==> flow/design.v (excerpt) <==
module ARM (
    input clk,
    input rst,
    output [31:0] imem_addr,
    input [31:0] imem_data,
    output [17:0] SRAM_ADDR,
    output [15:0] SRAM_DQ_O,
    input [15:0] SRAM_DQ_I,
    output SRAM_WE_N
);
  wire [17:0] SW;
  assign SW = {16'b0, 1'b1, rst};
  wire freeze, flush;
  wire writeBackEN_ID, hazard, WB_EN_ID_Stage,MEM_R_EN_ID_Stage, 
		MEM_W_EN_ID_Stage,B_ID_Stage,S_ID_Stage,imm_ID_Stage, 
		Two_src_ID_Stage, imm_ID_Reg, WB_EN_ID_Reg, MEM_W_EN_ID_Reg,
		MEM_R_EN_ID_Reg, B_ID_Reg, S_ID_Reg;
  wire [31:0] PC_IF_Stage, Inst_IF_Stage, Inst_IF_Reg, 
				Val_Rn_ID_Stage, Val_Rm_ID_Stage, PC_IF_Reg, 
			    PC_ID_Reg, Val_Rn_ID_Reg, Val_Rm_ID_Reg;
  wire [31:0] Result_WB, Mem_res_feedback;
  wire [3:0] Des_wb;
  wire [3:0] EXE_CMD_ID_Stage,EXE_CMD_ID_Reg, Dest_ID_Stage, src1_ID_Stage, src2_ID_Stage, dest_ID_Reg;
  wire [23:0] Signed_imm_24_ID_Stage, Signed_imm_24_ID_Reg;
  wire [11:0] Shift_operand, Shift_operand_ID_Reg;
  wire [3:0] SR, Status_bit;
  wire [31:0] ALU_result_EXE_Reg, Val_Rm_EXE_Reg;
  wire [31:0] MEM_result_MEM_Stage;
  wire [3:0] dest_EXE_Reg, src1_ID_Reg, src2_ID_Reg;
  wire WB_EN_EXE_Reg, MEM_R_EN_EXE_Reg, MEM_W_EN_EXE_Reg, processor_mode;
  wire [31:0] ALU_result_EXE_Stage, Br_addr, Val_Rm_EXE_Stage;
  wire [3:0] status, SR_ID_Reg;
  wire [1:0] fw_sel_src1, fw_sel_src2;
  assign processor_mode = SW[1];
  assign hazard = freeze;
  assign flush = 1'b0;
  ...
Size: about 950 flip-flops, about 120 I/O pins.
make LEC_CHECK=0 ABC_AREA=1 CAP_MARGIN=20 CORE_MARGIN=2 CORE_UTILIZATION=72 CTS_CLUSTER_DIAMETER=399 CTS_CLUSTER_SIZE=96 HOLD_SLACK_MARGIN=-0.09 PLACE_DENSITY_LB_ADDON=0.22 SETUP_SLACK_MARGIN=3.48 SLEW_MARGIN=20 finish   # period 11.7 ns
run.sh (not shown) runs the stock make flow with config.mk's settings and CLKGATE_MAP_FILE=.
The first run died in global routing, error GRT-0116.
Rerun with:
Settings changed: ABC_AREA 1 to default, CORE_UTILIZATION 72 to 66, CTS_CLUSTER_DIAMETER 399 to default, CTS_CLUSTER_SIZE 96 to default, HOLD_SLACK_MARGIN -0.09 to default, PLACE_DENSITY_LB_ADDON 0.22 to default, SETUP_SLACK_MARGIN 3.48 to 3.9.
Clock period 11.7 ns to 14.1 ns, I/O delays scaled along.
With this change the flow never finished: it broke off in clock tree synthesis on DPL-0033.
Die size climbs by 10%.
Area after synthesis climbs by 1.4%.
Synthesized cell count drops by 22%.
Rerun with:
Settings changed: CORE_UTILIZATION 66 to 29, PLACE_DENSITY from default to 0.6, SETUP_SLACK_MARGIN 3.9 to 0.4.
Clock period 14.1 ns to 29.2 ns, I/O delays scaled along.
Result: With this change the flow produced a clean layout; synthesized cell count is unchanged; synthesized area stays the same; die area rises by about 130%.

--- another note on this design; it stands on its own ---

==> v1 <==
// ARM
module ARM (
    input clk,
    input rst,
    output [31:0] imem_addr,
    input [31:0] imem_data,
    output [17:0] SRAM_ADDR,
    output [15:0] SRAM_DQ_O,
    input [15:0] SRAM_DQ_I,
    output SRAM_WE_N
);
Settings: LEC_CHECK=0, CAP_MARGIN=20, CORE_ASPECT_RATIO=1.57, CORE_MARGIN=2, CORE_UTILIZATION=50, CTS_CLUSTER_DIAMETER=344, CTS_CLUSTER_SIZE=29, PLACE_DENSITY_LB_ADDON=0.15, SETUP_SLACK_MARGIN=1.43, SLEW_MARGIN=20, TNS_END_PERCENT=5; clock period 11.6 ns.
run.sh (not shown) runs the stock make flow with config.mk's settings and CLKGATE_MAP_FILE=.
==> v28: changes against v1 <==
==> flow/config.mk (replaced) <==
export PLATFORM = sky130hd
export DESIGN_NAME = ARM
export DESIGN_NICKNAME = ARM
export VERILOG_FILES = /design/flow/design.v
export SDC_FILE = /design/flow/constraint.sdc
export NUM_CORES = 4
export LEC_CHECK = 0
export CAP_MARGIN = 20
export CORE_MARGIN = 2
export CORE_UTILIZATION = 29
export PLACE_DENSITY = 0.6
export SETUP_SLACK_MARGIN = 0.4
export SLEW_MARGIN = 20
==> flow/constraint.sdc (replaced) <==
create_clock -name core_clock -period 20.5 [get_ports {clk}]
set_input_delay 4.1000 -clock core_clock [delete_from_list [all_inputs] [get_ports {clk}]]
set_output_delay 4.1000 -clock core_clock [all_outputs]
set_load 0.01 [all_outputs]
==> summary of the runs <==
- In area after synthesis, v28 and v1 do not differ.
- In v28 the die size is higher than in v1, by about 70%.
- Synthesized cell count is the same in v28 and v1.
- v1 did not get past global routing (5_1_grt). v28 produced a clean layout.

==> trial 92: inputs <==
Starting RTL as in the previous note.
Design ARM, start of the top module:
module ARM (
    input clk,
    input rst,
    output [31:0] imem_addr,
    input [31:0] imem_data,
    output [17:0] SRAM_ADDR,
    output [15:0] SRAM_DQ_O,
    input [15:0] SRAM_DQ_I,
    output SRAM_WE_N
);
export LEC_CHECK = 0
export ABC_AREA = 1
export CAP_MARGIN = 20
export CORE_MARGIN = 5
export CORE_UTILIZATION = 41
export CTS_CLUSTER_SIZE = 77
export MAX_ROUTING_LAYER = met4
export PLACE_DENSITY = 0.66
export SLEW_MARGIN = 15
create_clock -name core_clock -period 24.2 [get_ports {clk}]
==> build 36: changes against trial 92 <==
==> flow/config.mk (replaced) <==
export PLATFORM = sky130hd
export DESIGN_NAME = ARM
export DESIGN_NICKNAME = ARM
export VERILOG_FILES = /design/flow/design.v
export SDC_FILE = /design/flow/constraint.sdc
export NUM_CORES = 4
export LEC_CHECK = 0
export CAP_MARGIN = 20
export CORE_MARGIN = 2
export CORE_UTILIZATION = 57
export SLEW_MARGIN = 20
==> flow/constraint.sdc (replaced) <==
create_clock -name core_clock -period 11.7 [get_ports {clk}]
set_input_delay 2.3400 -clock core_clock [delete_from_list [all_inputs] [get_ports {clk}]]
set_output_delay 2.3400 -clock core_clock [all_outputs]
set_load 0.01 [all_outputs]
==> qor summary <==
| item | build 36 | trial 92 |
|---|---|---|
| Final weighted congestion in routability-driven placement | 1.197 | 1.118 |
| Share of synthesized cell area in and, or, nand and nor gates | 16.88% | 24.78% |
| Post-synthesis cell area | 65740 um2 | 64830 um2 |
| Placed inst area | 81540 um2 | 67840 um2 |
| Worst slack after detailed placement | -3.266 ns | 2.745 ns |
| Post-synthesis adder-cell area fraction | 6.284% | 6.373% |
| Area fraction in compound gates after synthesis | 16.85% | 20.02% |
| Number of setup buffers added after CTS | 28 | 0 |
| Placed cells | 9845 | 10675 |
| Sequential share of the synthesized area | 37.39% | 37.92% |
| Half-perimeter wire length after detailed placement | 252600 um | 212100 um |
| Instance tally after logic synthesis | 6978 | 8899 |
| Run status | stopped before the end | finished clean |
| Last stage reached | global routing | - |
| Area share of the largest cell type after synthesis | 25.58% | 25.94% |
| Starting density of the core | 57.50% | 41.08% |
| Post-CTS Resized | 212 | 0 |
| Core footprint | 114300 um2 | 157800 um2 |
